==> design/flow/design.v <==
`timescale 1 ns / 1 ps
module ame_sobel_filter #(
    parameter LINE_DATA_BITS = 7,
    parameter COMP_DATA_BITS = 8
) (
    input logic clk_i,
    input logic rst_n_i,
    input  logic comp_init_i,
    output logic comp_done_o,
    input logic [5:0] [LINE_DATA_BITS-1:0] line_data_i,
    output logic [3:0] [3:0] [COMP_DATA_BITS-1:0] comp_data_o
);
typedef enum logic [2:0] {
    IDLE   = 3'b000,
    COMP_1 = 3'b001,
    COMP_2 = 3'b010,
    COMP_3 = 3'b011,
    COMP_4 = 3'b100,
    COMP_5 = 3'b101,
    COMP_6 = 3'b110
} state_t;
state_t ctl_sta;
logic [5:0] [1:0] [COMP_DATA_BITS-1:0] line_data;
logic [3:0] [3:0] [COMP_DATA_BITS-1:0] comp_data;
typedef enum logic {
    DATA_1 = 1'b0,
    DATA_2 = 1'b1
} comp_data_t;
generate
    for (genvar i = 0; i < 6; i++) begin: comp_block
        assign line_data[i][DATA_1] = line_data_i[i];
        assign line_data[i][DATA_2] = line_data_i[i] << 1;
    end
endgenerate
logic comp_done;
assign comp_done_o = comp_done;
assign comp_data_o = comp_data;
always_ff @(posedge clk_i or negedge rst_n_i)
begin
    if (!rst_n_i) begin
        ctl_sta <= IDLE;
        comp_done <= 'b0;
        comp_data <= 'b0;
    end else begin
        case (ctl_sta)
            IDLE:
                ctl_sta <= comp_init_i ? COMP_1 : ctl_sta;
            COMP_1:
                ctl_sta <= COMP_2;
            COMP_2:
                ctl_sta <= COMP_3;
            COMP_3:
                ctl_sta <= COMP_4;
            COMP_4:
                ctl_sta <= COMP_5;
            COMP_5:
                ctl_sta <= COMP_6;
            COMP_6:
                ctl_sta <= comp_init_i ? COMP_1 : IDLE;
            default:
                ctl_sta <= IDLE;
        endcase
        comp_done <= (ctl_sta == COMP_6);
        case (ctl_sta)
            IDLE:
                comp_data <= 'b0;
            COMP_1: begin
                comp_data[0][0] <= - line_data[0][DATA_1] - line_data[1][DATA_2] - line_data[2][DATA_1];
                comp_data[1][0] <= - line_data[1][DATA_1] - line_data[2][DATA_2] - line_data[3][DATA_1];
                comp_data[2][0] <= - line_data[2][DATA_1] - line_data[3][DATA_2] - line_data[4][DATA_1];
                comp_data[3][0] <= - line_data[3][DATA_1] - line_data[4][DATA_2] - line_data[5][DATA_1];
            end
            COMP_2: begin
                comp_data[0][1] <= - line_data[0][DATA_1] - line_data[1][DATA_2] - line_data[2][DATA_1];
                comp_data[1][1] <= - line_data[1][DATA_1] - line_data[2][DATA_2] - line_data[3][DATA_1];
                comp_data[2][1] <= - line_data[2][DATA_1] - line_data[3][DATA_2] - line_data[4][DATA_1];
                comp_data[3][1] <= - line_data[3][DATA_1] - line_data[4][DATA_2] - line_data[5][DATA_1];
            end
            COMP_3: begin
                comp_data[0][0] <= comp_data[0][0] + line_data[0][DATA_1] + line_data[1][DATA_2] + line_data[2][DATA_1];
                comp_data[1][0] <= comp_data[1][0] + line_data[1][DATA_1] + line_data[2][DATA_2] + line_data[3][DATA_1];
                comp_data[2][0] <= comp_data[2][0] + line_data[2][DATA_1] + line_data[3][DATA_2] + line_data[4][DATA_1];
                comp_data[3][0] <= comp_data[3][0] + line_data[3][DATA_1] + line_data[4][DATA_2] + line_data[5][DATA_1];
                comp_data[0][2] <= - line_data[0][DATA_1] - line_data[1][DATA_2] - line_data[2][DATA_1];
                comp_data[1][2] <= - line_data[1][DATA_1] - line_data[2][DATA_2] - line_data[3][DATA_1];
                comp_data[2][2] <= - line_data[2][DATA_1] - line_data[3][DATA_2] - line_data[4][DATA_1];
                comp_data[3][2] <= - line_data[3][DATA_1] - line_data[4][DATA_2] - line_data[5][DATA_1];
            end
            COMP_4: begin
                comp_data[0][1] <= comp_data[0][1] + line_data[0][DATA_1] + line_data[1][DATA_2] + line_data[2][DATA_1];
                comp_data[1][1] <= comp_data[1][1] + line_data[1][DATA_1] + line_data[2][DATA_2] + line_data[3][DATA_1];
                comp_data[2][1] <= comp_data[2][1] + line_data[2][DATA_1] + line_data[3][DATA_2] + line_data[4][DATA_1];
                comp_data[3][1] <= comp_data[3][1] + line_data[3][DATA_1] + line_data[4][DATA_2] + line_data[5][DATA_1];
                comp_data[0][3] <= - line_data[0][DATA_1] - line_data[1][DATA_2] - line_data[2][DATA_1];
                comp_data[1][3] <= - line_data[1][DATA_1] - line_data[2][DATA_2] - line_data[3][DATA_1];
                comp_data[2][3] <= - line_data[2][DATA_1] - line_data[3][DATA_2] - line_data[4][DATA_1];
                comp_data[3][3] <= - line_data[3][DATA_1] - line_data[4][DATA_2] - line_data[5][DATA_1];
            end
            COMP_5: begin
                comp_data[0][2] <= comp_data[0][2] + line_data[0][DATA_1] + line_data[1][DATA_2] + line_data[2][DATA_1];
                comp_data[1][2] <= comp_data[1][2] + line_data[1][DATA_1] + line_data[2][DATA_2] + line_data[3][DATA_1];
                comp_data[2][2] <= comp_data[2][2] + line_data[2][DATA_1] + line_data[3][DATA_2] + line_data[4][DATA_1];
                comp_data[3][2] <= comp_data[3][2] + line_data[3][DATA_1] + line_data[4][DATA_2] + line_data[5][DATA_1];
            end
            COMP_6: begin
                comp_data[0][3] <= comp_data[0][3] + line_data[0][DATA_1] + line_data[1][DATA_2] + line_data[2][DATA_1];
                comp_data[1][3] <= comp_data[1][3] + line_data[1][DATA_1] + line_data[2][DATA_2] + line_data[3][DATA_1];
                comp_data[2][3] <= comp_data[2][3] + line_data[2][DATA_1] + line_data[3][DATA_2] + line_data[4][DATA_1];
                comp_data[3][3] <= comp_data[3][3] + line_data[3][DATA_1] + line_data[4][DATA_2] + line_data[5][DATA_1];
            end
            default:
                comp_data <= 'b0;
        endcase
    end
end
endmodule
==> design/flow/run.sh <==
#!/bin/bash
# the make line also repeats each setting of config.mk as NAME=value (left out here)
make -C /OpenROAD-flow-scripts/flow DESIGN_CONFIG=/design/flow/config.mk WORK_HOME=/design/flow/orfs CLKGATE_MAP_FILE= finish
==> design/flow/config.mk <==
export PLATFORM = sky130hd
export DESIGN_NAME = ame_sobel_filter
export DESIGN_NICKNAME = ame_sobel_filter
export VERILOG_FILES = /design/flow/design.v
export SDC_FILE = /design/flow/constraint.sdc
export NUM_CORES = 4
export LEC_CHECK = 0
export CAP_MARGIN = 5
export CELL_PAD_IN_SITES_DETAIL_PLACEMENT = 0
export CORE_MARGIN = 2
export CORE_UTILIZATION = 66
export CTS_CLUSTER_DIAMETER = 44
export CTS_CLUSTER_SIZE = 40
export SETUP_SLACK_MARGIN = -0.18
export SLEW_MARGIN = 30
export TNS_END_PERCENT = 75
==> design/flow/constraint.sdc <==
create_clock -name core_clock -period 3.27 [get_ports {clk_i}]
set_input_delay 0.6540 -clock core_clock [delete_from_list [all_inputs] [get_ports {clk_i}]]
set_output_delay 0.6540 -clock core_clock [all_outputs]
set_load 0.01 [all_outputs]
==> run summary, run 1 <==
The full implementation flow was run.

Setup violations remaining at the end of the flow were counted as 36. The flow ran to the end, but the layout failed its checks. The boundary pin count stands at 174.

Per the layout area report, the register area comes to roughly 3400 um2. TritonCTS built the clock tree. The finished layout holds ~2100 standard cells, fillers aside. The simple logic cell fraction of the synthesized area stands at under 10%. The highest cell delay on the worst timing path stands at around 0.6 ns.

The cell-mix breakdown from Yosys lists the adder-cell area share as around 34%. The worst register-to-register path ends at comp_data[54]. The total nets after synthesis stands at roughly 1800. Broken down by cell family, the worst path's largest delay share belongs to adder cells. Nets still carrying antenna violations after routing amount to 0.

The initial antenna violation count stands at 0. Fill cells in the final layout number ~950. The worst endpoint required time stands at between 3 and 4 ns.

The die is ~150 um tall. The share of async-settable or async-resettable flops after synthesis stands at 100%. The design draws 18.4 mW. The share of the Yosys chip area taken by registers is between 20% and 30%. CTS built an H-tree with a depth of 4. The final cycle utilization of the critical path stands at 103%. The clock input transition at the sequential cells of the worst setup and hold paths stands at roughly 0.07 ns. Yosys stat counts around 1500 cells in the synthesized netlist. The total power per unit cell area stands at between 900 and 1000 nW/um2.

The cell sitting at the root of the clock tree is a sky130_fd_sc_hd__clkbuf_16. For reference, the post-synthesis area per instance comes to 9.66 um2. The clock network fraction of total power stands at 10.8%. In this run, the number of DRC markers left after iteration 0 of detailed routing was between 1500 and 2000.

STA classifies the critical path endpoint as a flop. The via count of the first global-routing pass was ~14000. The routed wirelength normalized by instance count stands at roughly 23 um. The number of buffers added by the clock tree synthesis step stands at 17. Measured on the finished design, the core utilization comes to between 80% and 90%. The number of placed instances with taps included stands at roughly 2100.

The critical path crosses 12 cells after its start point. Summed over all routing layers, the global router reports a total usage of a little over two fifths. The number of detailed-routing iterations run before antenna repair stands at 7.

In this run the layout check failures are setup timing. The critical path in this run is classified as input port to flop. The global placement routability congestion stands at between 0.9 and 1. For reference, the critical path cell chain is clkdlybuf4s50_1, inv_1, fa_1, inv_2, fa_1, ha_2, fa_2, a21o_1, a21oi_2, xnor2_1, nand2_1, a31oi_1. Once routing completed, OpenROAD measured the worst setup slack at -0.104 ns. The final layout contains routed wiring with a total length of 48600 um. The count of distinct cell types in the synthesized netlist stands at ~45. The horizontal die size stands at 151 um. Ranked by power, first place goes to combinational cells. The main area contributors are sky130_fd_sc_hd__dfrtp_1, sky130_fd_sc_hd__fa_1, sky130_fd_sc_hd__ha_1. In this run the full chip footprint comes out at ~23000 um2.

The pin count of the biggest net entering global routing stands at approximately 77. Of the total synthesized cell area, the portion taken by XOR and XNOR cells is under 10%. The cell-mix breakdown from Yosys lists the compound-gate area share as around a fifth. The power drawn by the clock network stands at roughly 2 mW. The clock drives approximately 140 sinks. The arrival time of data at the worst endpoint is listed as 3.73 ns. The worst IR drop on VDD stands at 0.606 mV. In this build the clock could be raised as far as 0.296 GHz. The clock latency at the later pin of the worst-skew pair stands at about 0.44 ns. Counting along the longest clock path gives a buffer depth of 2. After technology mapping, the gate count stands at about 1500.

Once detailed placement completed, the half-perimeter wirelength came to approximately 34000 um. The buffering stage count on the worst path with inverters included stands at 3. The number of endpoints with negative hold slack in the final report stands at 0. The worst register-to-register path depth is 9. Per the GRT congestion report, total overflow comes to 0.

The most critical setup path has its endpoint at comp_data[14]. The number of vias in the routed layout stands at around 14000. The total count of max-transition violations in the final report stands at 0.

The stage logs contain a warning count of 32. The number of flip-flops and latches in the synthesized netlist stands at approximately 140. The worst-case register-to-register setup slack stands at about 0.40 ns.

The worst setup path is launched from an input port. The most frequently used library cell after synthesis is sky130_fd_sc_hd__inv_1. According to the finish report, the design has a final net count of 2175. The tool flagged a number of max-cap violations equal to 0. The critical path's slowest stage uses the library cell sky130_fd_sc_hd__fa_1.

Among all flip-flop cells after synthesis, the most frequent one is sky130_fd_sc_hd__dfrtp_1. The most critical min-delay path falls under input port to asynchronous set/reset pin. The floorplan-stage core utilization stands at between 60 and 70%.

In this run, power in flip-flops and latches comes to between 3 and 4 mW. Internal power comes to roughly 10 mW. The relative slew slack stands at a little over two fifths. The wire length of the first global-routing pass stands at between 70000 and 80000 um. OpenSTA lists the critical path startpoint as line_data_i[1]. The chip area in the Yosys report stands at roughly 14000 um2. The script logs the ratio of routed vias to standard cells as approximately 6.4. The worst setup skew after layout stands at around 0.012 ns. In this run the cell area of the synthesized design comes to 14200 um2. Yosys shows that the main logic family after synthesis is adder cells. Looking at the power breakdown, sequential logic takes about 17% of the total.

The combinational power reported by the tool is ~13 mW. The worst register-to-register path begins at comp_data[48]. The transition at the pin with the smallest max-transition slack stands at 0.854 ns. The core region area stands at about 21000 um2. 0 antenna diodes ended up in the layout. In this run, post-CTS hold repair placed 0 buffers. The worst-path maximum fanout stands at 4. The number of port buffers stands at roughly 170.

The number of warnings issued by yosys stands at 1. The shortest period the worst path allows stands at about 3.4 ns. The floorplan row count stands at approximately 53. In this run the static leakage power is around 9 nW. The number of remaining DRC errors stands at 0. The most numerous cell type found on the critical path is sky130_fd_sc_hd__fa_1. Of the post-synthesis cell area, the dominant cell type holds about a quarter.

The analysis attributes to net switching a power of around 8.4 mW. The synthesis-to-layout area growth stands at 32.9%. Summing all multi-input logic gate instances after layout gives a little over 10000 um2. In this run, synthesis inferred 0 flip-flops with an integrated enable.

The commonest cells after synthesis are sky130_fd_sc_hd__inv_1, sky130_fd_sc_hd__fa_1, sky130_fd_sc_hd__a21oi_1, sky130_fd_sc_hd__ha_1, sky130_fd_sc_hd__dfrtp_1. The multiplexer area fraction after synthesis stands at 0%. The fraction of power consumed by combinational cells stands at 72.4%. Per the synthesis report, the dominant area consumer among library cells is sky130_fd_sc_hd__dfrtp_1. Net switching is about 46% of the power.
## layout make-up
| cell class | count | share of cell area [%] |
|---|---|---|
| multi-input cells | 1038 | 53.6 |
| repair buffers | 400 | 18.5 |
| flip-flops and latches | 136 | 18.0 |
| inverters | 243 | 4.97 |
| clock buffers | 19 | 2.40 |
| well taps | 275 | 1.82 |
| clock inverters | 12 | 0.676 |
## what timing repair did
action	4_1_cts	5_1_grt
setup endpoints to repair	44	44
pin swaps	37	57
resized	105	96
hold endpoints to repair	0	0
buffers inserted	3	4
## stage by stage
stage | instance area [um2] | worst slack (ns) | setup TNS [ns] | hold WS, ns
finish | 18900 | -0.104 | -1.87 | 0.255
global route | 18900 | -0.262 | -6.66 | 0.313
floorplan | 14200 | -0.156 | -0.359 | 0.358
detailed placement | 17700 | -0.974 | -51.68 | 0.535
global placement | 17700 | -0.917 | -46.16 | 0.514
CTS | 18600 | -0.179 | -5.01 | 0.291
## layer usage
layer  part of all wire, %  vias up  global-route usage, %
met2                    45     1041                   65.2
met4                   5.7        0                   20.7
met1                    37     6468                   57.7
met5                     0        -                      0
li1                      -     5751                      -
met3                    12      254                   9.58
==> run 2, diff against run 1 <==
- CAP_MARGIN: 5 -> 20
- CELL_PAD_IN_SITES_DETAIL_PLACEMENT: 0 -> unset
- CORE_UTILIZATION: 66 -> 72
- CTS_CLUSTER_DIAMETER: 44 -> unset
- CTS_CLUSTER_SIZE: 40 -> unset
- PLACE_DENSITY_LB_ADDON: unset -> 0.28
- SETUP_SLACK_MARGIN: -0.18 -> unset
- SLEW_MARGIN: 30 -> 20
- TNS_END_PERCENT: 75 -> unset
- clock period: 3.27 -> 3.11 ns (I/O delays scaled with it)
==> run 2 against run 1 <==
The run now fails in 4_1_cts; die area is 8.1% lower; synthesized area did not move; synthesized cell count unchanged.
==> run summary, run 2 <==
Results of the flow run.

The core region area was 19400 um2 (was 21100 um2). The most instantiated flip-flop cell in the synthesis netlist was sky130_fd_sc_hd__dfrtp_1 (unchanged). The share of synthesized area occupied by flip-flops and latches was 24.0% (unchanged). The xor and xnor area share after synthesis was 6.08% (unchanged). The floorplan-stage core utilization stands at 73.3% (was 67.4%). The horizontal die size stands at 144 um (was 151 um). Biggest area contributors in the synthesized netlist: sky130_fd_sc_hd__dfrtp_1, sky130_fd_sc_hd__fa_1, sky130_fd_sc_hd__ha_1 (unchanged). The fraction of synthesized cell area taken by the top area cell type stands at 23.8% (unchanged). The cell with the most instances after synthesis was sky130_fd_sc_hd__inv_1 (unchanged).

The largest family of logic cells by area is adder cells (unchanged). The number of placed instances with taps included was 2049 (was 2086). The floorplan row count came to 51 (was 53). The number of warnings issued by yosys stands at 1 (unchanged). The tool reported: "[ERROR DPL-0038] Utilization greater than 100%, impossible to legalize". The post-place setup slack stands at -1.06 ns (was -0.974 ns).

The area share of and-or/or-and cells after synthesis was 20.9% (unchanged). The stage where the run came to a stop is 4_1_cts. The chip area in the Yosys report stands at 14200 um2 (unchanged). The post-synthesis cell area came to 14200 um2 (unchanged).

The global placement routability congestion stands at 0.956 (was 0.923). The synthesized area per cell stands at 9.66 um2 (unchanged). The y dimension of the die stands at 144 um (was 151 um). The boundary pin count stands at 174 (unchanged). The cell total in the yosys stat output stands at 1472 (unchanged).

The leading area contributor after synthesis is sky130_fd_sc_hd__dfrtp_1 (unchanged). The share of async-settable or async-resettable flops after synthesis was 100% (unchanged). The number of enable-type register cells in the synthesized netlist stands at 0 (unchanged). The count of distinct cell types in the synthesized netlist stands at 45 (unchanged). Top cell types by occurrence after synthesis: sky130_fd_sc_hd__inv_1, sky130_fd_sc_hd__fa_1, sky130_fd_sc_hd__a21oi_1, sky130_fd_sc_hd__ha_1, sky130_fd_sc_hd__dfrtp_1 (unchanged). Run status: aborted with a tool error (was complete, but fails checks). The final HPWL from detailed placement was 39100 um (was 33900 um).

The simple logic cell fraction of the synthesized area stands at 6.27% (unchanged). The overall chip area was 20900 um2 (was 22700 um2). The synthesized netlist cell count stands at 1472 (unchanged). The number of flip-flops and latches in the synthesized netlist stands at 136 (unchanged).

The area share of fa/ha/maj cells after synthesis came to 34.2% (unchanged). The total nets after synthesis came to 1811 (unchanged). The multiplexer area fraction after synthesis came to 0% (unchanged).

The number of port buffers was 173 (unchanged).
[run 2: metrics by stage]
step	total power, mW	TNS (ns)	cell area, um2
global placement	15.0	-55.83	17700
floorplan	10.6	-0.499	14400
detailed placement	16.4	-65.85	17700
==> run 3, diff against run 2 <==
- CELL_PAD_IN_SITES_DETAIL_PLACEMENT: unset -> 0
- CORE_UTILIZATION: 72 -> 66
- PLACE_DENSITY_LB_ADDON: 0.28 -> unset
- SETUP_SLACK_MARGIN: unset -> 0.93
- SLEW_MARGIN: 20 -> 5
- TNS_END_PERCENT: unset -> 5
- clock period: 3.11 -> 4.1 ns (I/O delays scaled with it)
==> run 3 against run 2 <==
Now clean on timing, DRC and antenna; die area increased by 8.8%; synthesized area unchanged; synthesized cell count unchanged.
==> run summary, run 3 <==
The full implementation flow was run.

The most instantiated flip-flop cell in the synthesis netlist was sky130_fd_sc_hd__dfrtp_1 (unchanged). The worst path meets setup with between 0.3 and 0.4 ns of slack. Per the slew report, the remaining headroom to the max-slew limit stands at between 20 and 30%. The total nets after synthesis stands at 1811 (unchanged). The count of distinct cell types in the synthesized netlist came to 45 (unchanged). Between the synthesized netlist and the finished layout, the area growth was recorded as 34.8%.

The worst hold path belongs to the class input port to asynchronous set/reset pin. The depth of the worst register-to-register path stands at 5. The final core utilization stands at approximately nine tenths. Counting the buffers created by CTS gives 17. STA lists the endpoint of the worst register-to-register path as comp_data[83]. The internal power consumption stands at 8.34 mW. The final HPWL from detailed placement was 32400 um (was 39100 um). Of the total power, the share spent switching nets is 49.2%. The arrival time reported for the critical path endpoint stands at between 4 and 5 ns. The peak clock frequency supported by timing stands at 0.263 GHz.

The cell with the most instances after synthesis is sky130_fd_sc_hd__inv_1 (unchanged). The overall chip area stands at 22700 um2 (was 20900 um2). For the sequential group, total power comes out at about 2.5 mW. The routed wirelength normalized by instance count stands at just under 30 um. The finished layout holds between 2000 and 2500 standard cells, fillers aside. The y dimension of the die stands at 151 um (was 144 um). The number of flip-flops and latches in the synthesized netlist stands at 136 (unchanged). The fraction of synthesized cell area taken by the top area cell type came to 23.8% (unchanged). The final cycle utilization of the critical path stands at a little over 90%. On the critical path the largest part of the delay comes from adder cells. The final setup violation count stands at 0. Per the skew report, the later register of the worst-skew pair sees a clock latency of 0.46 ns. The routed layout has 15100 vias. The clock network accounts for 9.6% of the total power. Top cell types by occurrence after synthesis: sky130_fd_sc_hd__inv_1, sky130_fd_sc_hd__fa_1, sky130_fd_sc_hd__a21oi_1, sky130_fd_sc_hd__ha_1, sky130_fd_sc_hd__dfrtp_1 (unchanged). The post-place setup slack was -0.288 ns (was -1.06 ns). The post-detailed-route count of antenna-violating nets stands at 0. The synthesized netlist cell count stands at 1472 (unchanged). The count of filler cells inserted in the layout stands at 867. OpenROAD emitted warnings numbering 35. The number of levels the H-tree was split into stands at 4. The core region area stands at 21100 um2 (was 19400 um2). The shortest period the worst path allows stands at ~3.8 ns.

The number of maximum-capacitance constraint violations stands at 0. The setup check on the worst reg-to-reg path leaves a slack of 1.13 ns. The simple logic cell fraction of the synthesized area stands at 6.27% (unchanged). Setup repair after global routing could not meet its margin everywhere. The transition at the pin with the smallest max-transition slack stands at approximately 1.1 ns. The multiplexer area fraction after synthesis came to 0% (unchanged). Power attributed to combinational cells is 12.3 mW.

The total power per unit cell area stands at approximately 860 nW/um2. The wire length of the first global-routing pass stands at between 80000 and 90000 um. Biggest area contributors in the synthesized netlist: sky130_fd_sc_hd__dfrtp_1, sky130_fd_sc_hd__fa_1, sky130_fd_sc_hd__ha_1 (unchanged).

Looking at the reg2reg group, the worst path starts from ctl_sta[2]. The timing report notes that buffer and inverter cells on the critical path total 3. The post-CTS hold buffer count recorded in the log is 0. According to the finish report, the design has a final net count of between 2000 and 2500. The clock input transition at the sequential cells of the worst setup and hold paths stands at about 0.070 ns. The boundary pin count stands at 174 (unchanged).

The worst endpoint required time stands at ~4.4 ns. The worst setup skew after layout stands at 0.0226 ns. The worst setup path is launched from an input port.

The leading area contributor after synthesis is sky130_fd_sc_hd__dfrtp_1 (unchanged). The number of detailed-routing iterations run before antenna repair stands at 9. Per the OpenROAD timing report, the critical path contains 11 cells. After layout, the design draws a total of about 16 mW. TritonCTS built the clock tree. The share of synthesized area occupied by flip-flops and latches came to 24.0% (unchanged). For this block, the routed nets add up to slightly above 60000 um of wire. The number of port buffers is 173 (unchanged). Run status: no timing/DRC/antenna violations (was aborted with a tool error). The number of warnings issued by yosys was 1 (unchanged). The slowest stage of the critical path belongs to the cell sky130_fd_sc_hd__fa_2. The area share of fa/ha/maj cells after synthesis stands at 34.2% (unchanged).

The floorplan-stage core utilization was 67.4% (was 73.3%). The synthesized area per cell stands at 9.66 um2 (unchanged). The area share of and-or/or-and cells after synthesis is 20.9% (unchanged).

Antenna repair during routing inserted a diode count of 0. Looking at the clock tree report, the root buffer type is sky130_fd_sc_hd__clkbuf_16. The total routing usage reported by global routing stands at roughly half. The global placement routability congestion is 0.918 (was 0.956). The floorplan row count is 53 (was 51). The initial antenna violation count came to 0.

The clock tree has to reach approximately 140 sinks. The final timing report lists a hold violation count of 0. The post-synthesis cell area is 14200 um2 (unchanged). The static leakage power stands at 8.79 nW.

Per the final report, max-transition violations number 0. The power report lists the clock group at around 1.6 mW. OpenSTA lists the critical path endpoint as comp_data[69]. Registers are responsible for 15.4% of the overall power. By startpoint and endpoint, the worst setup path is classified as input port to flop. The report lists the cells along the critical path as dlygate4sd2_1, inv_1, fa_2, inv_4, fa_2, ha_4, a21o_1, a21oi_1, xnor2_1, a22oi_1, a21oi_1. Per the detail_route report, DRC violations left total 0.

The worst-case IR drop observed on VDD is roughly 0.69 mV. The switching power total stands at around 8.1 mW. The number of enable-type register cells in the synthesized netlist stands at 0 (unchanged). The cell total in the yosys stat output stands at 1472 (unchanged). STA classifies the critical path endpoint as a flop. The via count of the first global-routing pass came to approximately 15000. The highest cell delay on the worst timing path stands at about 0.8 ns. The number of DRC markers after the initial detailed-route iteration stands at 2676. The horizontal die size stands at 151 um (was 144 um).

The share of async-settable or async-resettable flops after synthesis is 100% (unchanged). In this run the worst path has a maximum fanout of 4. The number of placed instances with taps included stands at 1996 (was 2049). The xor and xnor area share after synthesis is 6.08% (unchanged). Looking at the group totals, the largest power group turns out to be combinational cells.

Per the GRT congestion report, total overflow comes to 0. In this run the deepest clock path goes through 2 buffers. The largest family of logic cells by area is adder cells (unchanged). For reference, the critical path is launched at line_data_i[21]. Using the TritonRoute via totals, the vias-per-cell ratio works out to 7.28. The pin count of the biggest net entering global routing stands at around 84. The share of total power dissipated in combinational logic is about 75%. The chip area in the Yosys report stands at 14200 um2 (unchanged).
run 3: what timing repair did:
| item | CTS | global route |
|---|---|---|
| pin swaps | 152 | 68 |
| setup buffers | 32 | 9 |
| endpoints found under the setup margin | 81 | 73 |
| gates resized | 296 | 73 |
| gates cloned | 0 | 0 |
run 3: per-layer routing:
layer | share of wire [%] | track usage (%) | up-vias
li1 | - | - | 5631
met1 | 31 | 63.4 | 6976
met2 | 42 | 72.6 | 1770
met3 | 17 | 15.1 | 687
met4 | 9.9 | 26.5 | 4
met5 | 0.14 | 0 | -
run 3: per-stage QoR:
stage / instance area, um2 / TNS (ns) / hold WS, ns
floorplan: 14300 / 0 / 0.369
CTS: 18700 / 0 / 0.497
global placement: 17100 / -4.07 / 0.520
finish: 19200 / 0 / 0.447
detailed placement: 17100 / -5.90 / 0.554
global route: 19200 / 0 / 0.492
run 3: final cells by class:
| type | count | area [um2] | share of cell area (%) |
|---|---|---|---|
| multi-input cells | 1038 | 10700 | 56.0 |
| flip-flops and latches | 136 | 3410 | 17.8 |
| repair buffers | 346 | 3160 | 16.5 |
| inverters | 243 | 955 | 4.98 |
| clock buffers | 18 | 439 | 2.29 |
| well taps | 275 | 344 | 1.80 |
| clock inverters | 13 | 123 | 0.640 |
==> run 4, diff against run 3 <==
- ABC_AREA: unset -> 1
- CELL_PAD_IN_SITES_DETAIL_PLACEMENT: 0 -> unset
- CORE_UTILIZATION: 66 -> 61
- PLACE_DENSITY: unset -> 0.39
- SETUP_SLACK_MARGIN: 0.93 -> unset
- SLEW_MARGIN: 5 -> 20
- TNS_END_PERCENT: 5 -> unset
- clock period: 4.1 -> 4.07 ns (I/O delays scaled with it)
==> run 4 against run 3 <==
Register-to-register slack improved by 0.22 ns; global-route usage fell by 11 points; highest routed layer is now met4; die area rose by 18%; sequential cell count did not move; sequential share of layout area rose by 0.71 points; still clean; combinational power fell by 37%; design area fell by 3.8%; synthesized area rose by 9.7%; total power fell by 30%.
==> run summary, run 4 <==
The full implementation flow was run.

Run status: no timing/DRC/antenna violations (unchanged). The initial antenna violation count stands at 1 (was 0). The chip area in the Yosys report came to 15600 um2 (was 14200 um2). The reg-to-reg critical path endpoint is comp_data[46] (was comp_data[83]). The synthesis-to-layout area growth stands at 18.2% (was 34.8%). The number of warning messages in the logs came to 32 (was 35). The worst IR drop on VDD was 0.416 mV (was 0.685 mV). The worst setup margin was 0.370 ns (was 0.300 ns).

Top cell types by occurrence after synthesis: sky130_fd_sc_hd__nand2_1, sky130_fd_sc_hd__inv_1, sky130_fd_sc_hd__fa_1, sky130_fd_sc_hd__ha_1, sky130_fd_sc_hd__dfrtp_1 (was sky130_fd_sc_hd__inv_1, sky130_fd_sc_hd__fa_1, sky130_fd_sc_hd__a21oi_1, sky130_fd_sc_hd__ha_1, sky130_fd_sc_hd__dfrtp_1). The final core utilization stands at 73.4% (was 90.8%). The kind of cell with the highest combined delay on the critical path is adder cells (unchanged). The highest cell delay on the worst timing path was 0.56 ns (was 0.80 ns).

The total count of max-transition violations in the final report was 0 (unchanged). The buffering stage count on the worst path with inverters included stands at 3 (unchanged). The count of distinct cell types in the synthesized netlist stands at 27 (was 45). The top contributor to total power was combinational cells (unchanged). The startpoint of the lowest-slack register-to-register path is comp_data[40] (was ctl_sta[2]). The via count of the first global-routing pass stands at 14800 (was 14700). The simple logic cell fraction of the synthesized area stands at 27.1% (was 6.27%). The critical path startpoint was line_data_i[29] (was line_data_i[21]). The final cell count without fillers came to 2674 (was 2069). The post-detailed-route via-to-cell ratio stands at 5.65 (was 7.28). The total power per unit cell area stands at 621 nW/um2 (was 858 nW/um2). The final HPWL from detailed placement came to 36300 um (was 32400 um).

The global placement routability congestion came to 0.963 (was 0.918). The static leakage power was 9.64 nW (was 8.79 nW). The switching power total stands at 5.64 mW (was 8.09 mW). The total length of routed wires stands at 49000 um (was 61600 um). The critical path startpoint category is an input port (unchanged). The total sequential power stands at 2.24 mW (was 2.53 mW). The post-synthesis cell area stands at 15600 um2 (was 14200 um2). The post-CTS setup buffer count is 0 (was 32).

Biggest area contributors in the synthesized netlist: sky130_fd_sc_hd__dfrtp_1, sky130_fd_sc_hd__fa_1, sky130_fd_sc_hd__nand2_1 (was sky130_fd_sc_hd__dfrtp_1, sky130_fd_sc_hd__fa_1, sky130_fd_sc_hd__ha_1). The TritonCTS sink count came to 136 (unchanged). The kind of path behind the tightest hold check is input port to asynchronous set/reset pin (unchanged). The number of enable-type register cells in the synthesized netlist stands at 0 (unchanged). The horizontal die size came to 164 um (was 151 um). RSZ-0062 raised after global routing: false (was true). The number of flip-flops and latches in the synthesized netlist came to 136 (unchanged). The clock tree from TritonCTS was done (unchanged).

The post-detailed-route count of antenna-violating nets came to 0 (unchanged). The largest family of logic cells by area is adder cells (unchanged). By instance count, the cell type seen most on the critical path is sky130_fd_sc_hd__fa_1. The floorplan-stage core utilization came to 62.1% (was 67.4%). The internal power consumption stands at 5.79 mW (was 8.34 mW). The kind of end point of the critical path is a flop (unchanged). The leading area contributor after synthesis is sky130_fd_sc_hd__dfrtp_1 (unchanged).

The number of vias in the routed layout is 15100 (about the same). The cell with the most instances after synthesis is sky130_fd_sc_hd__nand2_1 (was sky130_fd_sc_hd__inv_1). The number of endpoints with negative hold slack in the final report stands at 0 (unchanged). The global route total overflow stands at 0 (unchanged). The shortest period the worst path allows stands at 3.70 ns. The fraction of synthesized cell area taken by the top area cell type came to 21.7% (was 23.8%). The area share of and-or/or-and cells after synthesis was 7.90% (was 20.9%).

The number of DRC markers after the initial detailed-route iteration is 1363 (was 2676). The synthesized area per cell stands at 7.30 um2 (was 9.66 um2). The overall chip area was 26900 um2 (was 22700 um2). The y dimension of the die was 164 um (was 151 um).

The number of detailed-routing iterations run before antenna repair is 8 (was 9). The standard cell with the maximum stage delay on the critical path was sky130_fd_sc_hd__clkdlybuf4s50_1 (was sky130_fd_sc_hd__fa_2). The transition at the pin with the smallest max-transition slack is 1.11 ns (was 1.08 ns). The core region area stands at 25100 um2 (was 21100 um2). The synthesized netlist cell count stands at 2135 (was 1472). The number of buffers added by the clock tree synthesis step is 17 (unchanged). The number of buffers on the longest clock path was 2 (unchanged). The number of instances resized during post-cts repair stands at 0 (was 296). The number of remaining DRC errors came to 0 (unchanged). The number of placed instances with taps included came to 2644 (was 1996). The final setup violation count stands at 0 (unchanged). The pin count of the biggest net entering global routing is 86 (was 84). The post-cts hold-fix buffer tally was 0 (unchanged). The relative slew slack stands at 26.2% (was 27.9%). The worst-path maximum fanout was 4 (unchanged). The worst-case register-to-register setup slack is 1.35 ns (was 1.13 ns). The power drawn by the clock network is 1.42 mW (was 1.58 mW). The number of maximum-capacitance constraint violations is 0 (unchanged). The most instantiated flip-flop cell in the synthesis netlist is sky130_fd_sc_hd__dfrtp_1 (unchanged). The fraction of power consumed by combinational cells is 67.9% (was 75.0%). The total nets after synthesis came to 2474 (was 1811). The arrival time reported for the critical path endpoint is 4.00 ns (was 4.11 ns). The clock latency at the later pin of the worst-skew pair was 0.44 ns (was 0.46 ns). The multiplexer area fraction after synthesis came to 0% (unchanged). The wire length of the first global-routing pass stands at 76900 um (was 82200 um). The switching share of power was 49.4% (was 49.2%).

The share of synthesized area occupied by flip-flops and latches stands at 21.8% (was 24.0%). The final cycle utilization of the critical path was 90.9% (was 92.7%). The share of async-settable or async-resettable flops after synthesis stands at 100% (unchanged). The number of stages on the worst setup path is 10 (was 11).

The depth of the worst register-to-register path stands at 11 (was 5). The routed wirelength normalized by instance count stands at 18.3 um (was 29.8 um). The clock input transition at the sequential cells of the worst setup and hold paths stands at 0.07 ns (about the same).

The register share of total power stands at 19.6% (was 15.4%). The number of levels the H-tree was split into was 4 (unchanged). The post-place setup slack stands at -0.0415 ns (was -0.288 ns). The boundary pin count was 174 (unchanged). The flow reports an fmax of roughly 0.27 GHz.

Cell breakdown of the critical path: clkdlybuf4s50_1, inv_1, fa_1, inv_1, fa_1, ha_1, fa_1, or2_2, a21oi_1, a22oi_1 (was dlygate4sd2_1, inv_1, fa_2, inv_4, fa_2, ha_4, a21o_1, a21oi_1, xnor2_1, a22oi_1, a21oi_1). The critical path endpoint is comp_data[116] (was comp_data[69]). The combinational gate area came to 10400 um2 (was 10700 um2).

The worst endpoint required time is 4.37 ns (was 4.41 ns). The total routing usage reported by global routing stands at 37.9% (was 48.6%). The clock network fraction of total power came to 12.4% (was 9.6%). The floorplan row count came to 58 (was 53). The xor and xnor area share after synthesis stands at 0.754% (was 6.08%). The area share of fa/ha/maj cells after synthesis came to 31.2% (was 34.2%). The number of port buffers stands at 173 (unchanged).

The cell total in the yosys stat output stands at 2135 (was 1472). The storage element area was 3410 um2 (about the same). The combinational logic power was 7.77 mW (was 12.3 mW). The clock root buffer master is sky130_fd_sc_hd__clkbuf_16 (unchanged). The worst setup skew after layout stands at 0.0135 ns (was 0.0226 ns). The count of filler cells inserted in the layout was 2085 (was 867). The number of warnings issued by yosys stands at 1 (unchanged). The net count reported at finish stands at 2672 (was 2121).

The critical setup path kind was input port to flop (unchanged).
run 4: through the flow:
| stage | cell area [um2] | power (mW) | setup TNS [ns] | hold slack (ns) |
|---|---|---|---|---|
| 6_report | 18400 | 11.4 | 0 | 0.449 |
| 5_1_grt | 18400 | 12.5 | 0 | 0.519 |
| 2_1_floorplan | 15600 | 7.22 | 0 | 0.408 |
| 3_5_place_dp | 17900 | 9.87 | -0.0467 | 0.499 |
| 3_3_place_gp | 17900 | 9.61 | 0 | 0.492 |
| 4_1_cts | 18400 | 11.3 | 0 | 0.492 |
run 4: metal layers:
metal	up-vias	wire, um	global-route usage [%]
li1	7039	-	-
met1	7085	19200	49.2
met2	787	21900	59.2
met3	193	4680	6.77
met4	0	3190	23.1
met5	-	0	0
run 4: layout make-up:
type                            instances  area share, %
Clock buffer                           19           2.35
Clock inverter                         10          0.326
Inverter                              397           8.09
Timing Repair Buffer                  227           11.9
Sequential cell                       136           18.5
Antenna cell                            1         0.0136
Multi-Input combinational cell       1554           56.6
Tap cell                              330           2.24
==> run 5, diff against run 4 <==
- CORE_UTILIZATION: 61 -> 27
- CTS_CLUSTER_DIAMETER: unset -> 88
- GPL_ROUTABILITY_DRIVEN: unset -> 0
- GPL_TIMING_DRIVEN: unset -> 1
- MIN_ROUTING_LAYER: unset -> met2
- PLACE_DENSITY: 0.39 -> unset
- PLACE_DENSITY_LB_ADDON: unset -> 0.1
- SETUP_SLACK_MARGIN: unset -> 1.95
- SLEW_MARGIN: 20 -> 30
- clock period: 4.07 -> 6.64 ns (I/O delays scaled with it)
==> run 5 against run 4 <==
Still clean; register-to-register slack better by 1.6 ns; synthesized area unchanged; first-iteration DRC count up 130%; largest cell class unchanged; combinational power down 38%; worst setup slack better by 1.7 ns.
==> run summary, run 5 <==
The full implementation flow was run.

Run status: no timing/DRC/antenna violations (unchanged). Along the worst hold path, the cell count comes to 2. The clock network fraction of total power stands at 14.6% (was 12.4%). The clock root buffer master was sky130_fd_sc_hd__clkbuf_16 (unchanged). The number of warnings issued by yosys stands at 1 (unchanged). The peak clock frequency supported by timing stands at approximately 0.22 GHz. The post-detailed-route via-to-cell ratio stands at 6.65 (was 5.65). The synthesis-to-layout area growth came to 20.2% (was 18.2%). The register share of total power stands at 19.9% (was 19.6%). The worst IR drop on VDD stands at 0.238 mV (was 0.416 mV). The shortest period the worst path allows stands at roughly 4.6 ns. The synthesized area per cell was 7.30 um2 (unchanged). The total power of the final layout came to 7.32 mW (was 11.4 mW). The number of buffers on the longest clock path stands at 2 (unchanged).

The post-detailed-route count of antenna-violating nets stands at 0 (unchanged). The number of endpoints with negative hold slack in the final report stands at 0 (unchanged). The largest family of logic cells by area is adder cells (unchanged). The clock latency at the later pin of the worst-skew pair stands at 0.50 ns (was 0.44 ns). The final HPWL from detailed placement was 44900 um (was 36300 um).

The number of DRC markers after the initial detailed-route iteration is 3106 (was 1363). The buffering stage count on the worst path with inverters included came to 4 (was 3). The count of distinct cell types in the synthesized netlist stands at 27 (unchanged).

The leading area contributor after synthesis is sky130_fd_sc_hd__dfrtp_1 (unchanged). The number of enable-type register cells in the synthesized netlist was 0 (unchanged). The critical path startpoint category is an input port (unchanged). The critical setup path kind is input port to flop (unchanged). The worst setup skew after layout came to 0.0176 ns (was 0.0135 ns). The area share of and-or/or-and cells after synthesis was 7.90% (unchanged). The number of warning messages in the logs came to 30 (was 32).

Top cell types by occurrence after synthesis: sky130_fd_sc_hd__nand2_1, sky130_fd_sc_hd__inv_1, sky130_fd_sc_hd__fa_1, sky130_fd_sc_hd__ha_1, sky130_fd_sc_hd__dfrtp_1 (unchanged). Biggest area contributors in the synthesized netlist: sky130_fd_sc_hd__dfrtp_1, sky130_fd_sc_hd__fa_1, sky130_fd_sc_hd__nand2_1 (unchanged). The worst-path maximum fanout was 4 (unchanged). The highest cell delay on the worst timing path stands at 0.64 ns (was 0.56 ns). The uppermost layer routed is met5 (was met4).

The launch point of the worst min-delay path is recorded as comp_data[77]. The switching share of power stands at 51.1% (was 49.4%). The boundary pin count stands at 174 (unchanged). The post-CTS setup buffer count came to 0 (unchanged). The critical path endpoint is comp_data[54] (was comp_data[116]).

The cell with the most instances after synthesis is sky130_fd_sc_hd__nand2_1 (unchanged). The initial antenna violation count came to 3 (was 1). The horizontal die size stands at 244 um (was 164 um). The area of placed instances was 18100 um2 (was 17900 um2). The simple logic cell fraction of the synthesized area was 27.1% (unchanged). The internal power consumption stands at 3.58 mW (was 5.79 mW). The standard cell with the maximum stage delay on the critical path is sky130_fd_sc_hd__clkdlybuf4s50_1 (unchanged).

The transition at the pin with the smallest max-transition slack stands at 1.04 ns (was 1.11 ns). The TritonCTS sink count stands at 136 (unchanged). The kind of cell with the highest combined delay on the critical path was adder cells (unchanged). The number of placed instances with taps included came to 3036 (was 2644).

The via count of the first global-routing pass came to 22000 (was 14800). The power drawn by the clock network stands at 1.07 mW (was 1.42 mW). The depth of the worst register-to-register path stands at 8 (was 11).

The cell total in the yosys stat output came to 2135 (unchanged). The final standard cell area without fillers stands at 18700 um2 (was 18400 um2). The wire length of the first global-routing pass was 91400 um (was 76900 um). The total count of max-transition violations in the final report stands at 0 (unchanged).

The top contributor to total power was combinational cells (unchanged). The number of flip-flops and latches in the synthesized netlist stands at 136 (unchanged). The global route total overflow stands at 0 (unchanged).

The worst-case register-to-register setup slack was 2.91 ns (was 1.35 ns). The fraction of synthesized cell area taken by the top area cell type is 21.7% (unchanged). The detailed-route wire length on metal 1 is 0 um (was 19200 um). The number of port buffers stands at 173 (unchanged). The final hold slack came to 0.525 ns (was 0.449 ns).

The number of detailed-routing iterations run before antenna repair came to 10 (was 8). The final cell count without fillers is 3073 (was 2674). The multiplexer area fraction after synthesis stands at 0% (unchanged). The area share of fa/ha/maj cells after synthesis stands at 31.2% (unchanged).

The floorplan-stage core utilization was 27.2% (was 62.1%). The kind of end point of the critical path is a flop (unchanged). The total sequential power stands at 1.45 mW (was 2.24 mW). The xor and xnor area share after synthesis stands at 0.754% (unchanged). The net count reported at finish came to 2630 (was 2672).

The number of stages on the worst setup path stands at 14 (was 10). The core region area came to 57400 um2 (was 25100 um2). The number of vias in the routed layout came to 20400 (was 15100). The kind of path behind the tightest hold check is flop to flop (was input port to asynchronous set/reset pin).

The routed length on met2 stands at 29500 um (was 21900 um). The number of remaining DRC errors came to 0 (unchanged). The final sum of negative setup slack is 0 ns (unchanged). The final cycle utilization of the critical path was 68.8% (was 90.9%). The combinational logic power stands at 4.80 mW (was 7.77 mW).

The switching power total stands at 3.74 mW (was 5.64 mW). The number of maximum-capacitance constraint violations stands at 0 (unchanged). The post-synthesis cell area stands at 15600 um2 (unchanged).

The y dimension of the die came to 244 um (was 164 um). The relative slew slack came to 30.9% (was 26.2%). The worst endpoint required time stands at 7.05 ns (was 4.37 ns). For hold timing, the worst endpoint is comp_data[77]. The reg-to-reg critical path endpoint was comp_data[62] (was comp_data[46]). RSZ-0062 raised after global routing: false (unchanged). The fraction of power consumed by combinational cells stands at 65.5% (was 67.9%). The critical path startpoint is line_data_i[22] (was line_data_i[29]). The sum of met3 wire segment lengths after detailed routing stands at 28100 um (was 4680 um). The share of synthesized area occupied by flip-flops and latches is 21.8% (unchanged). The total length of routed wires stands at 62500 um (was 49000 um). The synthesized netlist cell count is 2135 (unchanged). The chip area in the Yosys report came to 15600 um2 (unchanged).

The number of levels the H-tree was split into stands at 4 (unchanged). The floorplan row count is 88 (was 58). The final setup violation count came to 0 (unchanged). The arrival time reported for the critical path endpoint stands at 4.98 ns (was 4.00 ns). The number of buffers added by the clock tree synthesis step stands at 17 (unchanged). The pin count of the biggest net entering global routing is 60 (was 86). The routed wirelength normalized by instance count was 20.3 um (was 18.3 um). The startpoint of the lowest-slack register-to-register path is ctl_sta[4] (was comp_data[40]). The clock input transition at the sequential cells of the worst setup and hold paths stands at 0.07 ns (about the same).

The total routing usage reported by global routing came to 31.8% (was 37.9%). The total power per unit cell area came to 390 nW/um2 (was 621 nW/um2). The clock tree from TritonCTS is done (unchanged).

The total nets after synthesis stands at 2474 (unchanged). The static leakage power is 9.48 nW (was 9.64 nW). Cell breakdown of the critical path: clkdlybuf4s50_1, inv_1, fa_1, inv_1, fa_1, ha_1, fa_1, nand3_1, nand2_1, nand2_1, nand3_1, nand2_1, inv_1, a21oi_1 (was clkdlybuf4s50_1, inv_1, fa_1, inv_1, fa_1, ha_1, fa_1, or2_2, a21oi_1, a22oi_1). The overall chip area stands at 59700 um2 (was 26900 um2). The most instantiated flip-flop cell in the synthesis netlist is sky130_fd_sc_hd__dfrtp_1 (unchanged). The share of async-settable or async-resettable flops after synthesis came to 100% (unchanged).
[run 5: metrics by stage]
stage / util, % / setup WS (ns)
6_report: 32.7 / 2.07
5_1_grt: 32.7 / 1.98
4_1_cts: 32.6 / 1.95
3_5_place_dp: 31.6 / 1.43
3_3_place_gp: 31.6 / 1.48
2_1_floorplan: - / 2.87
[run 5: what timing repair did]
item / 4_1_cts / 5_1_grt
hold buffers: 0 / 0
resized: 0 / 3
endpoints found under the setup margin: 0 / 14
[run 5: layout make-up]
cell class / count / area (um2)
flip-flops and latches: 136 / 3410
repair buffers: 185 / 1850
diodes: 4 / 10.0
inverters: 397 / 1490
clock buffers: 25 / 505
fillers: 6118 / 38600
well taps: 765 / 957
clock inverters: 7 / 90.1
multi-input cells: 1554 / 10400
[run 5: layer usage]
metal / vias up / global-route usage, %
li1: 6915 / -
met1: 7472 / -
met2: 5526 / 34.1
met3: 499 / 47.5
met4: 28 / 4.82
met5: - / 14.5
==> run 6, diff against run 5 <==
- ABC_AREA: 1 -> unset
- CAP_MARGIN: 20 -> 5
- CORE_UTILIZATION: 27 -> 68
- CTS_CLUSTER_DIAMETER: 88 -> 52
- GPL_ROUTABILITY_DRIVEN: 0 -> unset
- GPL_TIMING_DRIVEN: 1 -> unset
- MIN_ROUTING_LAYER: met2 -> unset
- PLACE_DENSITY_LB_ADDON: 0.1 -> unset
- SETUP_SLACK_MARGIN: 1.95 -> unset
- SLEW_MARGIN: 30 -> 20
- clock period: 6.64 -> 3.13 ns (I/O delays scaled with it)
==> run 6 against run 5 <==
The flow now stops in 5_1_grt; die area shrank 63%; synthesized cell count shrank 31%; synthesized area shrank 8.8%.
==> run summary, run 6 <==
Results of the flow run.

Run status: aborted with a tool error (was no timing/DRC/antenna violations). It got as far as 5_1_grt and failed there. The tool reported: "[ERROR DPL-0038] Utilization greater than 100%, impossible to legalize". The number of warnings issued by yosys is 1 (unchanged). The xor and xnor area share after synthesis stands at 6.08% (was 0.754%). The floorplan row count stands at 52 (was 88).

The synthesized netlist cell count stands at 1472 (was 2135). The post-place setup slack is -0.998 ns (was 1.43 ns). The cell with the most instances after synthesis is sky130_fd_sc_hd__inv_1 (was sky130_fd_sc_hd__nand2_1). The overall chip area stands at 22100 um2 (was 59700 um2).

The y dimension of the die stands at 149 um (was 244 um). The leading area contributor after synthesis was sky130_fd_sc_hd__dfrtp_1 (unchanged). Biggest area contributors in the synthesized netlist: sky130_fd_sc_hd__dfrtp_1, sky130_fd_sc_hd__fa_1, sky130_fd_sc_hd__ha_1 (was sky130_fd_sc_hd__dfrtp_1, sky130_fd_sc_hd__fa_1, sky130_fd_sc_hd__nand2_1).

The count of distinct cell types in the synthesized netlist was 45 (was 27). The most instantiated flip-flop cell in the synthesis netlist is sky130_fd_sc_hd__dfrtp_1 (unchanged). The fraction of synthesized cell area taken by the top area cell type stands at 23.8% (was 21.7%). The number of buffers added by the clock tree synthesis step stands at 17 (unchanged).

The multiplexer area fraction after synthesis stands at 0% (unchanged). The core region area is 20400 um2 (was 57400 um2). The largest family of logic cells by area was adder cells (unchanged).

The cell total in the yosys stat output is 1472 (was 2135). The share of synthesized area occupied by flip-flops and latches came to 24.0% (was 21.8%). The post-synthesis cell area stands at 14200 um2 (was 15600 um2). The final HPWL from detailed placement came to 36100 um (was 44900 um). The number of levels the H-tree was split into was 4 (unchanged). The total nets after synthesis stands at 1811 (was 2474). The number of flip-flops and latches in the synthesized netlist came to 136 (unchanged). The area share of and-or/or-and cells after synthesis stands at 20.9% (was 7.90%). Top cell types by occurrence after synthesis: sky130_fd_sc_hd__inv_1, sky130_fd_sc_hd__fa_1, sky130_fd_sc_hd__a21oi_1, sky130_fd_sc_hd__ha_1, sky130_fd_sc_hd__dfrtp_1 (was sky130_fd_sc_hd__nand2_1, sky130_fd_sc_hd__inv_1, sky130_fd_sc_hd__fa_1, sky130_fd_sc_hd__ha_1, sky130_fd_sc_hd__dfrtp_1).

The number of buffers on the longest clock path stands at 2 (unchanged). The area of placed instances came to 17800 um2 (was 18100 um2). The horizontal die size stands at 149 um (was 244 um). The floorplan-stage core utilization stands at 69.8% (was 27.2%).

The share of async-settable or async-resettable flops after synthesis was 100% (unchanged). The area share of fa/ha/maj cells after synthesis stands at 34.2% (was 31.2%). The simple logic cell fraction of the synthesized area stands at 6.27% (was 27.1%). The boundary pin count stands at 174 (unchanged).

The synthesized area per cell was 9.66 um2 (was 7.30 um2). The chip area in the Yosys report came to 14200 um2 (was 15600 um2). The number of enable-type register cells in the synthesized netlist was 0 (unchanged). The TritonCTS sink count stands at 136 (unchanged).

The number of port buffers was 173 (unchanged). The clock root buffer master is sky130_fd_sc_hd__clkbuf_16 (unchanged). Routability-driven placement finished with a final weighted congestion of ~0.95.
-- run 6: stage by stage --
step / setup TNS [ns] / hold slack [ns] / cells
3_3_place_gp: -55.19 / 0.512 / 2076
4_1_cts: -0.0532 / 0.186 / 2147
3_5_place_dp: -62.99 / 0.560 / 2076
2_1_floorplan: -0.426 / 0.330 / 1472
-- run 6: timing repair --
| item | 4_1_cts |
|---|---|
| hold buffers | 0 |
| setup endpoints to repair | 80 |
| resized | 236 |
| pin swaps | 113 |
| setup buffers | 40 |
==> run 7, diff against run 6 <==
- CAP_MARGIN: 5 -> 20
- CORE_UTILIZATION: 68 -> 70
- CTS_CLUSTER_DIAMETER: 52 -> unset
- CTS_CLUSTER_SIZE: unset -> 37
- clock period: 3.13 -> 3.09 ns (I/O delays scaled with it)
==> run 7 against run 6 <==
Synthesized area stayed put; synthesized cell count unchanged; the run again fails in 5_1_grt; die area fell by 2.8%.
==> run summary, run 7 <==
Results of the flow run.

The core region area stands at 20100 um2 (was 20400 um2). The most instantiated flip-flop cell in the synthesis netlist is sky130_fd_sc_hd__dfrtp_1 (unchanged). The floorplan-stage core utilization came to 70.7% (was 69.8%). The count of distinct cell types in the synthesized netlist is 45 (unchanged). The total nets after synthesis came to 1811 (unchanged). The share of synthesized area occupied by flip-flops and latches came to 24.0% (unchanged). The post-place setup slack was -1.08 ns (was -0.998 ns). The stage where the flow stopped was 5_1_grt (unchanged). The synthesized netlist cell count stands at 1472 (unchanged). The clock root buffer master is sky130_fd_sc_hd__clkbuf_16 (unchanged). The number of buffers added by the clock tree synthesis step stands at 17 (unchanged). The number of warnings issued by yosys came to 1 (unchanged). The floorplan row count stands at 52 (unchanged).

The chip area in the Yosys report stands at 14200 um2 (unchanged). Biggest area contributors in the synthesized netlist: sky130_fd_sc_hd__dfrtp_1, sky130_fd_sc_hd__fa_1, sky130_fd_sc_hd__ha_1 (unchanged). The largest family of logic cells by area was adder cells (unchanged). The number of enable-type register cells in the synthesized netlist is 0 (unchanged). The boundary pin count came to 174 (unchanged).

The y dimension of the die came to 146 um (was 149 um). The global placement routability congestion was 0.951 (was 0.949). The number of buffers on the longest clock path was 2 (unchanged).

The area share of fa/ha/maj cells after synthesis stands at 34.2% (unchanged). The final HPWL from detailed placement stands at 34100 um (was 36100 um). First error: [ERROR DPL-0038] Utilization greater than 100%, impossible to legalize (unchanged). Top cell types by occurrence after synthesis: sky130_fd_sc_hd__inv_1, sky130_fd_sc_hd__fa_1, sky130_fd_sc_hd__a21oi_1, sky130_fd_sc_hd__ha_1, sky130_fd_sc_hd__dfrtp_1 (unchanged).

The number of port buffers stands at 173 (unchanged). The synthesized area per cell is 9.66 um2 (unchanged). The TritonCTS sink count stands at 136 (unchanged). Run status: aborted with a tool error (unchanged). The horizontal die size stands at 146 um (was 149 um). The number of flip-flops and latches in the synthesized netlist is 136 (unchanged). The post-synthesis cell area stands at 14200 um2 (unchanged). The fraction of synthesized cell area taken by the top area cell type was 23.8% (unchanged).

The cell total in the yosys stat output is 1472 (unchanged). The overall chip area came to 21500 um2 (was 22100 um2). The area share of and-or/or-and cells after synthesis is 20.9% (unchanged). The xor and xnor area share after synthesis was 6.08% (unchanged). The number of placed instances with taps included stands at 2062 (was 2076). The leading area contributor after synthesis is sky130_fd_sc_hd__dfrtp_1 (unchanged). The cell with the most instances after synthesis is sky130_fd_sc_hd__inv_1 (unchanged). The share of async-settable or async-resettable flops after synthesis stands at 100% (unchanged). The multiplexer area fraction after synthesis came to 0% (unchanged). The number of levels the H-tree was split into was 4 (unchanged). The simple logic cell fraction of the synthesized area stands at 6.27% (unchanged).
-- run 7: per-stage QoR --
stage | setup TNS [ns] | instance area (um2)
after global placement | -59.21 | 17800
after detailed placement | -64.93 | 17800
after CTS | -0.0674 | 19200
after floorplan | -0.573 | 14500
-- run 7: what timing repair did --
action	CTS
hold buffers	0
setup buffers	31
gates resized	218
pin swaps	117
endpoints found under the setup margin	80
endpoints found under the hold margin	0
==> run 8, diff against run 7 <==
- ABC_AREA: unset -> 1
- CORE_UTILIZATION: 70 -> 61
- CTS_CLUSTER_DIAMETER: unset -> 321
- CTS_CLUSTER_SIZE: 37 -> 98
- PLACE_DENSITY: unset -> 0.39
- clock period: 3.09 -> 2.59 ns (I/O delays scaled with it)
==> run 8 against run 7 <==
Now fails the layout checks on setup timing; synthesized cell count is 45% higher; synthesized area is 9.7% higher; die area is 25% higher.
==> run summary, run 8 <==
The full implementation flow was run.

The cell that appears most often on the critical path is sky130_fd_sc_hd__nand2_1. Setup repair after global routing could not meet its margin everywhere. In this run the worst hold path is classified as input port to asynchronous set/reset pin.

The number of vias in the routed layout stands at between 15000 and 20000. Per the timing report, the most critical flop-to-flop path finishes at comp_data[4]. The number of enable-type register cells in the synthesized netlist was 0 (unchanged). Net switching is 49.3% of the power. The share of async-settable or async-resettable flops after synthesis stands at 100% (unchanged).

The slowest stage of the critical path belongs to the cell sky130_fd_sc_hd__fa_2. The later pin in the worst-skew pair is clocked with a latency of 0.46 ns. The report shows a maximum critical-path fanout of 5. The shortest period the worst path allows stands at just over 3 ns. The biggest slice of the total power is consumed by combinational cells. The synthesis-to-layout area growth stands at 48.6%.

The internal power consumption stands at 13.8 mW. The horizontal die size is 164 um (was 146 um). The fraction of power consumed by combinational cells stands at between 70% and 80%. The total routing usage reported by global routing stands at roughly 47%. The area share of and-or/or-and cells after synthesis stands at 7.90% (was 20.9%).

The most instantiated flip-flop cell in the synthesis netlist is sky130_fd_sc_hd__dfrtp_1 (unchanged). The worst setup skew after layout stands at around 0.021 ns. Run status: complete, but fails checks (was aborted with a tool error). The number of levels the H-tree was split into came to 4 (unchanged). The worst setup path is launched from an input port. The TritonCTS sink count stands at 136 (unchanged). For this run, the top clock speed supported by timing is approximately 0.32 GHz. The final max-slew violation count recorded for this run is 0. Per the slew report, the remaining headroom to the max-slew limit stands at a little under a quarter. The post-detailed-route via-to-cell ratio stands at 6.57. The number of flip-flops and latches in the synthesized netlist came to 136 (unchanged). The largest family of logic cells by area is adder cells (unchanged). The number of maximum-capacitance violations recorded for the run is 0. The synthesized area per cell stands at 7.30 um2 (was 9.66 um2). The number of warnings issued by yosys stands at 1 (unchanged). According to the timing report, the critical path is launched from line_data_i[24].

The first TritonRoute pass finished after 13 iterations. In this run the remaining antenna-violating nets after routing total 0. The clock root buffer master was sky130_fd_sc_hd__clkbuf_16 (unchanged).

Top cell types by occurrence after synthesis: sky130_fd_sc_hd__nand2_1, sky130_fd_sc_hd__inv_1, sky130_fd_sc_hd__fa_1, sky130_fd_sc_hd__ha_1, sky130_fd_sc_hd__dfrtp_1 (was sky130_fd_sc_hd__inv_1, sky130_fd_sc_hd__fa_1, sky130_fd_sc_hd__a21oi_1, sky130_fd_sc_hd__ha_1, sky130_fd_sc_hd__dfrtp_1). The floorplan-stage core utilization is 62.1% (was 70.7%). The final sum of negative setup slack stands at -15.96 ns. The DRC violation total left in the routed layout is recorded as 0. The final cycle utilization of the critical path stands at 120%. The multiplexer area fraction after synthesis came to 0% (unchanged).

Walking the worst path, the cells encountered are buf_6, clkinvlp_4, fa_2, buf_6, fa_1, inv_2, ha_4, nand2_4, nor3_4, nor2_4, nand2_2, nand3_2, nand2_1, nand2_1, nand2_1. The cell total in the yosys stat output is 2135 (was 1472). The global placement routability congestion was 0.947 (was 0.951).

The wire length of the first global-routing pass stands at roughly 95000 um. The number of port buffers stands at 173 (unchanged). The chip area in the Yosys report stands at 15600 um2 (was 14200 um2). STA lists the startpoint of the worst register-to-register path as comp_data[0]. The y dimension of the die stands at 164 um (was 146 um). The final core utilization stands at just over 90%. The buffering stage count on the worst path with inverters included stands at 4.

The final setup violation count stands at roughly 77. According to the timing report, the critical path is captured at comp_data[127]. The number of DRC markers after the initial detailed-route iteration stands at 2881.

After detailed routing, the average wire length per cell comes to ~25 um. The boundary pin count stands at 174 (unchanged). The leading area contributor after synthesis is sky130_fd_sc_hd__dfrtp_1 (unchanged). The worst setup path is captured at a flop. The final HPWL from detailed placement stands at 40300 um (was 34100 um).

The count of distinct cell types in the synthesized netlist stands at 27 (was 45). The OpenROAD report gives the critical path a data arrival time of 3.44 ns. The layout checks failed on setup timing. The total nets after synthesis is 2474 (was 1811). The clock input transition at the sequential cells of the worst setup and hold paths stands at around 0.07 ns.

The switching power total stands at around 13 mW. The xor and xnor area share after synthesis stands at 0.754% (was 6.08%). The net count reported at finish stands at around 2900. The fraction of synthesized cell area taken by the top area cell type came to 21.7% (was 23.8%).

The post-place setup slack stands at -1.08 ns (about the same). For this design the ratio of total power to cell area is 1180 nW/um2. The combinational logic power stands at 20.9 mW.

The number of stages on the worst setup path stands at 15. The simple logic cell fraction of the synthesized area stands at 27.1% (was 6.27%). The share of synthesized area occupied by flip-flops and latches stands at 21.8% (was 24.0%).

The worst setup margin stands at -0.506 ns. The transition at the pin with the smallest max-transition slack stands at ~1.1 ns. The synthesized netlist cell count came to 2135 (was 1472).

Global routing finished with a remaining overflow of 0. The flow reports that sequential cells draw between 10% and 20% of the design power. After the flow finishes, the layout carries non-filler instances totaling 2862. The area share of fa/ha/maj cells after synthesis stands at 31.2% (was 34.2%).

The pin count of the biggest net entering global routing stands at roughly 66. The worst endpoint required time stands at between 2 and 3 ns. STA shows the worst reg2reg path with a cell count of 8. The post-synthesis cell area stands at 15600 um2 (was 14200 um2).

Summed over the clock group, the power is 2.81 mW. The via count of the first global-routing pass was 17900. By startpoint and endpoint, the worst setup path is classified as input port to flop. The initial antenna violation count is 4. TritonCTS built the clock tree. The worst-case register-to-register setup slack stands at -0.11 ns. The final hold slack stands at a little over 0.06 ns.

The static leakage power stands at approximately 11 nW. The floorplan row count came to 58 (was 52). The number of buffers on the longest clock path came to 2 (unchanged). For reference, the final report shows the hold violation count at 0. The cell with the most instances after synthesis is sky130_fd_sc_hd__nand2_1 (was sky130_fd_sc_hd__inv_1). The total length of routed wires stands at between 70000 and 80000 um.

Biggest area contributors in the synthesized netlist: sky130_fd_sc_hd__dfrtp_1, sky130_fd_sc_hd__fa_1, sky130_fd_sc_hd__nand2_1 (was sky130_fd_sc_hd__dfrtp_1, sky130_fd_sc_hd__fa_1, sky130_fd_sc_hd__ha_1). The share of total power dissipated in the clock network is between 10% and 20%. The core region area stands at 25100 um2 (was 20100 um2).

The stage logs contain a warning count of 35. The number of buffers added by the clock tree synthesis step stands at 17 (unchanged). On the critical path the largest part of the delay comes from adder cells. Looking at the VDD voltage map, the peak drop is approximately 0.75 mV.

The number of placed instances with taps included came to 2771 (was 2062). The overall chip area stands at 26900 um2 (was 21500 um2). In this run, power in flip-flops and latches comes to 3.60 mW. For this run, the slowest stage of the critical path takes approximately 0.87 ns.
## run 8: layout make-up
cell class              count  area, um2
multi-input cells        1554      13200
repair buffers            409       3910
flip-flops and latches    136       3410
fillers                   944       1940
inverters                 397       1590
clock buffers              19        443
well taps                 330        413
clock inverters            12        176
diodes                      5       12.5
## run 8: stage by stage
stage	power, mW	area [um2]
floorplan	12.7	16400
global placement	17.6	19800
detailed placement	18.2	19800
CTS	23.5	22100
global route	28.4	23200
finish	27.3	23200
## run 8: layer usage
layer | vias up | wire length, um | share of wire, % | track usage, %
met5 | - | 91 | 0.13 | 0.189
met4 | 8 | 7700 | 11 | 35.4
met3 | 804 | 11500 | 16 | 12.1
met2 | 1925 | 31100 | 43 | 72.5
met1 | 8642 | 22200 | 31 | 55.9
li1 | 7430 | - | - | -
## run 8: what timing repair did
item,CTS,global route
setup endpoints to repair,92,80
hold buffers,0,0
pin swaps,275,227
resized,478,271
hold endpoints to repair,0,0
setup buffers,46,13
==> run 9, diff against run 8 <==
- ABC_AREA: 1 -> unset
- CAP_MARGIN: 20 -> 0
- CORE_UTILIZATION: 61 -> 66
- CTS_CLUSTER_DIAMETER: 321 -> 49
- CTS_CLUSTER_SIZE: 98 -> 37
- PLACE_DENSITY: 0.39 -> unset
- clock period: 2.59 -> 3.15 ns (I/O delays scaled with it)
==> run 9 against run 8 <==
Still fails the layout checks on setup timing; non-clock buffer count grew 18; worst hold slack improved by 0.15 ns; sequential cell count did not move; critical path type unchanged; critical endpoint is now comp_data[43].
==> run summary, run 9 <==
The full implementation flow was run.

Run status: complete, but fails checks (unchanged). Fail Reasons: setup timing (unchanged). The peak clock frequency supported by timing stands at approximately 0.25 GHz. The final hold slack stands at 0.211 ns (was 0.0620 ns). The xor and xnor area share after synthesis stands at 6.08% (was 0.754%). The power drawn by the clock network was 2.09 mW (was 2.81 mW). The number of levels the H-tree was split into stands at 4 (unchanged). The leading area contributor after synthesis is sky130_fd_sc_hd__dfrtp_1 (unchanged). The clock tree from TritonCTS is done (unchanged). The total power per unit cell area was 1140 nW/um2 (was 1180 nW/um2). The kind of cell with the highest combined delay on the critical path was adder cells (unchanged).

The number of buffers added by the clock tree synthesis step stands at 17 (unchanged). The number of warnings issued by yosys is 1 (unchanged). The fraction of synthesized cell area taken by the top area cell type came to 23.8% (was 21.7%). The startpoint of the lowest-slack register-to-register path is comp_data[40] (was comp_data[0]). The final cycle utilization of the critical path is 127% (was 120%).

The initial antenna violation count was 4 (unchanged). The synthesized netlist cell count was 1472 (was 2135). The y dimension of the die is 151 um (was 164 um). The combinational logic power stands at 17.1 mW (was 20.9 mW).

The overall chip area came to 22700 um2 (was 26900 um2). The synthesis-to-layout area growth stands at 39.8% (was 48.6%). The count of distinct cell types in the synthesized netlist is 45 (was 27). The critical path startpoint category is an input port (unchanged). The TritonCTS sink count stands at 136 (unchanged). The area of placed instances is 17800 um2 (was 19800 um2). The floorplan row count stands at 53 (was 58).

The final cell count without fillers stands at 2152 (was 2862). The relative slew slack was 14.4% (was 24.0%). The clock root buffer master was sky130_fd_sc_hd__clkbuf_16 (unchanged). The cell with the most instances after synthesis was sky130_fd_sc_hd__inv_1 (was sky130_fd_sc_hd__nand2_1). The share of async-settable or async-resettable flops after synthesis was 100% (unchanged). The switching share of power stands at 49.2% (was 49.3%). The shortest period the worst path allows stands at between 4 and 5 ns. The number of warning messages in the logs stands at 36 (was 35). The number of flip-flops and latches in the synthesized netlist is 136 (unchanged). The global placement routability congestion is 0.957 (was 0.947). The final standard cell area without fillers was 19900 um2 (was 23200 um2). The worst setup margin stands at -0.862 ns (was -0.506 ns).

The total sequential power was 3.35 mW (was 3.60 mW). The area share of and-or/or-and cells after synthesis came to 20.9% (was 7.90%). The critical setup path kind was input port to flop (unchanged). The clock input transition at the sequential cells of the worst setup and hold paths stands at 0.07 ns (about the same).

The switching power total is 11.1 mW (was 13.5 mW). The number of remaining DRC errors is 0 (unchanged). The largest family of logic cells by area is adder cells (unchanged). The arrival time reported for the critical path endpoint is 4.28 ns (was 3.44 ns). The number of enable-type register cells in the synthesized netlist came to 0 (unchanged). The total nets after synthesis stands at 1811 (was 2474). The total routing usage reported by global routing stands at 49.6% (was 46.8%). The pin count of the biggest net entering global routing stands at 70 (was 66).

The register share of total power stands at 14.8% (was 13.2%). The chip area in the Yosys report came to 14200 um2 (was 15600 um2). The global route total overflow is 0 (unchanged). The count of filler cells inserted in the layout stands at 631 (was 944). The most instantiated flip-flop cell in the synthesis netlist was sky130_fd_sc_hd__dfrtp_1 (unchanged).

RSZ-0062 raised after global routing: true (unchanged). The post-detailed-route via-to-cell ratio came to 7.42 (was 6.57). The number of endpoints with negative hold slack in the final report stands at 0 (unchanged). The share of synthesized area occupied by flip-flops and latches was 24.0% (was 21.8%).

The number of detailed-routing iterations run before antenna repair stands at 15 (was 13). The final setup violation count stands at 61 (was 77). The post-detailed-route count of antenna-violating nets stands at 0 (unchanged). The worst endpoint required time was 3.42 ns (was 2.93 ns).

The total count of max-transition violations in the final report came to 0 (unchanged). The simple logic cell fraction of the synthesized area stands at 6.27% (was 27.1%). The cell total in the yosys stat output is 1472 (was 2135). The routed wirelength normalized by instance count stands at 31.4 um (was 25.4 um). The critical path startpoint was line_data_i[14] (was line_data_i[24]). The top contributor to total power was combinational cells (unchanged). The highest cell delay on the worst timing path is 0.82 ns (was 0.87 ns).
==> run 9: area by class of cell <==
cell class,count,share of cell area (%)
repair buffers,427,18.7
clock inverters,13,0.623
diodes,2,0.0252
well taps,275,1.73
inverters,243,4.83
clock buffers,18,2.16
flip-flops and latches,136,17.1
multi-input cells,1038,54.8
==> run 9: what timing repair did <==
item / CTS / global route
pin swaps: 118 / 144
endpoints found under the setup margin: 78 / 54
hold buffers: 0 / 0
buffers inserted: 24 / 22
resized: 214 / 145
==> run 9: routing by layer <==
metal	GRT usage (%)	vias to the layer above	wire, um
met1	65.6	7349	20800
met3	14.9	764	12600
li1	-	5801	-
met2	73.2	2038	26600
met5	0	-	543
met4	27.2	20	6890
==> run 9: stage by stage <==
| step | power, mW | setup slack (ns) |
|---|---|---|
| after floorplan | 10.4 | -0.0784 |
| after global placement | 15.0 | -0.959 |
| after detailed placement | 15.7 | -1.03 |
| after CTS | 19.0 | -0.0461 |
| after global routing | 23.2 | -0.614 |
| final | 22.6 | -0.862 |
Power and IR drop assume default switching activity.
